## stopwatch
module stopwatch(clk, rst, btnS, btnR, sw, an, seg);
input clk;
input rst;
input btnS, btnR;
input [7:0] sw;
output reg [3:0] an;
output reg [7:0] seg;
reg [3:0] seg_value;
wire [3:0] seg3, seg2, seg1, seg0;
reg adj_sec;
reg adj;
reg digits_on;
wire one_hz_clk;
wire two_hz_clk;
wire segment_clk;
wire blink_clk;
wire debounce_clk;
wire one_hz_rise;
wire two_hz_rise;
wire segment_rise;
wire blink_rise;
wire debounce_rise;
reg [31:0] sec_counter;
reg [1:0] seg_index;
clock #(.start_time(0), .end_time(200)) my_one_hz_clk(.in(clk), .rst(rst), .out(one_hz_clk), .rise(one_hz_rise));
clock #(.start_time(0), .end_time(100)) my_two_hz_clk(.in(clk), .rst(rst), .out(two_hz_clk), .rise(two_hz_rise));
clock #(.start_time(0), .end_time(4)) my_segment_clk(.in(clk), .rst(rst), .out(segment_clk), .rise(segment_rise));
clock #(.start_time(0), .end_time(20)) my_blink_clk(.in(clk), .rst(rst), .out(blink_clk), .rise(blink_rise));
clock #(.start_time(0), .end_time(10)) my_debounce_clk(.in(clk), .rst(rst), .out(debounce_clk), .rise(debounce_rise));
wire [1:0] next_index = seg_index + 2'd1;
assign seg0 = (sec_counter % 60)  % 10;
assign seg1 = (sec_counter % 60)  / 10;
assign seg2 = (sec_counter / 60)  % 10;
assign seg3 = (sec_counter / 600) % 10;
always @(*) begin
    case (next_index)
        0: seg_value = (digits_on || ~sw[1]) ? seg0 : 10;
        1: seg_value = (digits_on || ~sw[1]) ? seg1 : 10;
        2: seg_value = (digits_on ||  sw[1]) ? seg2 : 10;
        default: seg_value = (digits_on ||  sw[1]) ? seg3 : 10;
    endcase
end
always @(posedge clk) begin
    if (rst) begin
        adj_sec   <= 1'b0;
        adj       <= 1'b0;
        seg_index <= 2'd0;
        an        <= 4'b1111;
        seg       <= 8'b11111111;
    end else if (segment_rise) begin
        adj_sec   <= sw[1];
        adj       <= sw[0];
        seg_index <= next_index;
        an        <= ~(4'b0001 << next_index);
        case (seg_value)
  ...
Size: about 4200 cells after synthesis, roughly 24 I/O pins.
export LEC_CHECK = 0
export CAP_MARGIN = 20
export CORE_MARGIN = 2
export CORE_UTILIZATION = 72
export MAX_ROUTING_LAYER = met4
export SLEW_MARGIN = 20
create_clock -name core_clock -period 19.1 [get_ports {clk}]
run.sh (not shown) runs the stock make flow with config.mk's settings and CLKGATE_MAP_FILE=.
The first run did not get past 5_1_grt.
Edit:
- ABC_AREA: default -> 1
- CAP_MARGIN: 20 -> 15
- CELL_PAD_IN_SITES_DETAIL_PLACEMENT: default -> 0
- CTS_CLUSTER_DIAMETER: default -> 276
- CTS_CLUSTER_SIZE: default -> 14
- GPL_TIMING_DRIVEN: default -> 1
- MAX_ROUTING_LAYER: met4 -> default
- PLACE_DENSITY_LB_ADDON: default -> 0.08
- SETUP_SLACK_MARGIN: default -> -0.33
- TNS_END_PERCENT: default -> 85
Now the flow completed and failed the layout checks on setup timing; area after synthesis drops by 12%; synthesized cell count drops by 1.4%; die size drops by 12%.
Edit:
- SETUP_SLACK_MARGIN: -0.33 -> 2.26
With this change the flow never finished: it broke off in 5_1_grt.
Die area does not change.
Synthesized cell count stays the same.
Area after synthesis stays the same.

---

stopwatch again, from the RTL that the note above started with.
make LEC_CHECK=0 ABC_AREA=0 CAP_MARGIN=20 CORE_ASPECT_RATIO=0.5 CORE_MARGIN=2 CORE_UTILIZATION=72 CTS_CLUSTER_DIAMETER=345 CTS_CLUSTER_SIZE=96 PLACE_DENSITY=0.36 SETUP_SLACK_MARGIN=3.38 SLEW_MARGIN=20 TNS_END_PERCENT=5 finish   # period 11.7 ns
The baseline aborted during detailed placement, error DPL-0038.
Next try:
Settings changed: ABC_AREA 0 to 1, CORE_ASPECT_RATIO 0.5 to unset, CTS_CLUSTER_DIAMETER 345 to 148, CTS_CLUSTER_SIZE 96 to 99, PLACE_DENSITY 0.36 to unset, SETUP_SLACK_MARGIN 3.38 to -1.28, TNS_END_PERCENT 5 to unset.
Clock period 11.7 ns to 15.5 ns, I/O delays scaled along.
Result: With this change the flow died in clock tree synthesis on DPL-0033. Die area is lower by 12%. Synthesized cell count is lower by 1.4%. Area after synthesis is lower by 12%.
Next try:
Settings changed: ABC_AREA 1 to unset, CTS_CLUSTER_DIAMETER 148 to unset, CTS_CLUSTER_SIZE 99 to 54, SETUP_SLACK_MARGIN -1.28 to unset.
Clock period 15.5 ns to 19.1 ns, I/O delays scaled along.
With this change the flow died in global routing (GRT-0116); die size grows by 13%; area after synthesis went up by 13%; synthesized cell count increases by 1.4%.
Next try:
Settings changed: ABC_AREA set to 1, CTS_CLUSTER_SIZE 54 to unset.
Clock period 19.1 ns to 30.2 ns, I/O delays scaled along.
This time the run finished with timing, DRC and antenna clean.
Synthesized area is lower by 12%.
Synthesized cell count fell by 1.4%.
Die size came out lower by 12%.
Next try:
Settings changed: ABC_AREA 1 to unset, CORE_ASPECT_RATIO set to 0.5, CORE_UTILIZATION 72 to 66, MAX_ROUTING_LAYER set to met4.
Clock period 30.2 ns to 19.1 ns, I/O delays scaled along.
This time the run did not get past global routing.
Synthesized area is higher by 13%.
Die area is higher by 23%.
Synthesized cell count is higher by 1.4%.
Next try:
Settings changed: CORE_ASPECT_RATIO 0.5 to unset, CORE_UTILIZATION 66 to 40, MAX_ROUTING_LAYER met4 to unset.
Clock period 19.1 ns to 30.0 ns, I/O delays scaled along.
With this change the flow passed the timing, DRC and antenna checks.
Die area came out higher by 63%.
Synthesized cell count does not change.
Synthesized area stays the same.

---

== build 38 ==
stopwatch again, from the RTL that the note above started with.
Settings: LEC_CHECK=0, CAP_MARGIN=10, CELL_PAD_IN_SITES_DETAIL_PLACEMENT=2, CORE_ASPECT_RATIO=1.98, CORE_MARGIN=6, CORE_UTILIZATION=40, CTS_CLUSTER_DIAMETER=121, CTS_CLUSTER_SIZE=59, GPL_ROUTABILITY_DRIVEN=1, MIN_ROUTING_LAYER=met1, PLACE_DENSITY=0.67, SETUP_SLACK_MARGIN=2.43, SLEW_MARGIN=10; clock period 22.8 ns.
In the summary table, build 38 is marked failed, with error DPL-0033 raised in clock tree synthesis (4_1_cts).
What build 56 does differently from build 38 at the input level:
Settings: PLACE_DENSITY: 0.67 -> 0.78; MIN_ROUTING_LAYER: met1 -> unset; CORE_UTILIZATION: 40 -> 61; CORE_ASPECT_RATIO: 1.98 -> 0.5; GPL_ROUTABILITY_DRIVEN: 1 -> unset; CAP_MARGIN: 10 -> 20; CTS_CLUSTER_SIZE: 59 -> unset; SETUP_SLACK_MARGIN: 2.43 -> unset; CTS_CLUSTER_DIAMETER: 121 -> unset; SLEW_MARGIN: 10 -> 20; CORE_MARGIN: 6 -> 8; CELL_PAD_IN_SITES_DETAIL_PLACEMENT: 2 -> unset; the clock period (ns, I/O delays scaled along): 22.8 -> 30.0.
Notes after the runs:
Compare build 38 and build 56 | total cell area at the placement stage lower: build 56. Build 56 | status: complete | timing, DRC, antenna: pass. Reported for build 38 and build 56, number of placed I/O pins turned out identical to the last digit. Changes observed in build 56 relative to build 38: HPWL after detailed placement shrank by 58%, sequential area share after synthesis roughly the same. Build 56 ended up with a lower height of the chip than build 38 did. Taking build 38 as the reference, in build 56 die size lower, share of synthesized cell area in and, or, nand and nor gates roughly the same. Diff build 38 -> build 56: die span in x has increased, worst slack after detailed placement has increased.
### build 56 -> build 42
Settings: a change of CORE_UTILIZATION from 61 to 66; a deleted PLACE_DENSITY that had been 0.78; an added TNS_END_PERCENT of 5; an added MAX_ROUTING_LAYER of met4; a change of CORE_MARGIN from 8 to 2; a deleted CORE_ASPECT_RATIO that had been 0.5; a change of the clock period (ns, I/O delays scaled along) from 30.0 to 19.0.
==> results <==
Build 42 against build 56: post-placement cell area moved up, area of the core moved down, H-tree depth reported by CTS level.
Vertical die size in build 42 is 26% above build 56.
For build 42, the flow was terminated by a tool error in global routing (5_1_grt) and produced no final design.

---

== lane 1 ==
stopwatch again, from the RTL that the note above started with.
Settings: LEC_CHECK=0, ABC_AREA=1, CAP_MARGIN=20, CORE_ASPECT_RATIO=0.5, CORE_MARGIN=2, CORE_UTILIZATION=72, CTS_CLUSTER_DIAMETER=345, CTS_CLUSTER_SIZE=96, PLACE_DENSITY=0.36, SETUP_SLACK_MARGIN=-1.03, SLEW_MARGIN=20, TNS_END_PERCENT=5; clock period 11.7 ns.
As the logs show, lane 1 stopped at 3_5_place_dp after a tool error, so it never reached the end of the flow.
Modified inputs, lane 2 compared to lane 1
Settings: a deleted TNS_END_PERCENT that had been 5; a deleted CTS_CLUSTER_DIAMETER that had been 345; a deleted CTS_CLUSTER_SIZE that had been 96; a deleted ABC_AREA that had been 1; a deleted SETUP_SLACK_MARGIN that had been -1.03; a deleted PLACE_DENSITY that had been 0.36; a change of CORE_UTILIZATION from 72 to 31; a deleted CORE_ASPECT_RATIO that had been 0.5; a change of the clock period (ns, I/O delays scaled along) from 11.7 to 27.9.
- The remaining runs in lane 1 and lane 2 completed every stage, whereas lane 1 halted early.
- Lane 1 -> lane 2: cell area after technology mapping increased by more than 10%
- The area inside the core boundary of lane 2 is higher than that of lane 1.
- Compared with lane 1, in lane 2 floorplan die width increased by 40 um relative to the old numbers; chip area in the Yosys report increased by about 13% relative to the old numbers.
- The run showing the smaller mux cell area share after synthesis is lane 1.
Changes in lane 3 relative to lane 2:
Settings: changing CAP_MARGIN from 20 to 40; setting MAX_ROUTING_LAYER to met4 for the first time; changing CORE_UTILIZATION from 31 to 66; changing the clock period (ns, I/O delays scaled along) from 27.9 to 19.0.
- Lane 3 did not make it past 5_1_grt, where a tool error ended it.
- Between lane 3 and lane 2, post-CTS setup repair buffer count is higher for lane 3, lane 2 comes in under that.
- Placer congestion estimate sits higher in lane 3 than in lane 2.
- Number of standard-cell rows in the floorplan (lane 3 vs. lane 2) decreases by more than a quarter
- The run showing the greater horizontal die size is lane 2.
- Changes observed in lane 3 relative to lane 2: count of instances resized after the clock tree is built now larger, total die size -52%, number of buffers created by CTS lost 4.
- Lane 3 reports a higher count of placed standard cells including taps than lane 2 does.
- From lane 3 to lane 2, cell area after synthesis did not move at all.
- Between lane 3 and lane 2, the die height is higher for lane 2.
- [lane 3 vs lane 2] area of the core: lower in lane 3
Changes in lane 4 relative to lane 3:
Settings: ABC_AREA newly set to 1; CORE_MARGIN changed from 2 to 5; CORE_UTILIZATION changed from 66 to 40; CAP_MARGIN changed from 40 to 30; the clock period (ns, I/O delays scaled along) changed from 19.0 to 23.0.
Results
- Number of instances in the placed design: lane 4 vs lane 3 down 479
- Per the comparison of lane 4 with lane 3, share of the synthesized netlist area taken by xor and xnor gates dropped 1.5 points, final RePlAce weighted congestion lower.
- Placement row count: lane 4 vs lane 3 up 21%
- Summary — number of buffers added for setup after CTS, lane 4 relative to lane 3: lower, by 156.
- Synthesized area delta (lane 4 − lane 3): favourable
- Diff lane 3 -> lane 4: area share of fa/ha/maj cells after synthesis increased by 0.56 points relative to the old numbers; synthesized cell count -about 1.4%.
- Having completed the whole flow, lane 4 delivered a layout that passed the timing, DRC and antenna checks.
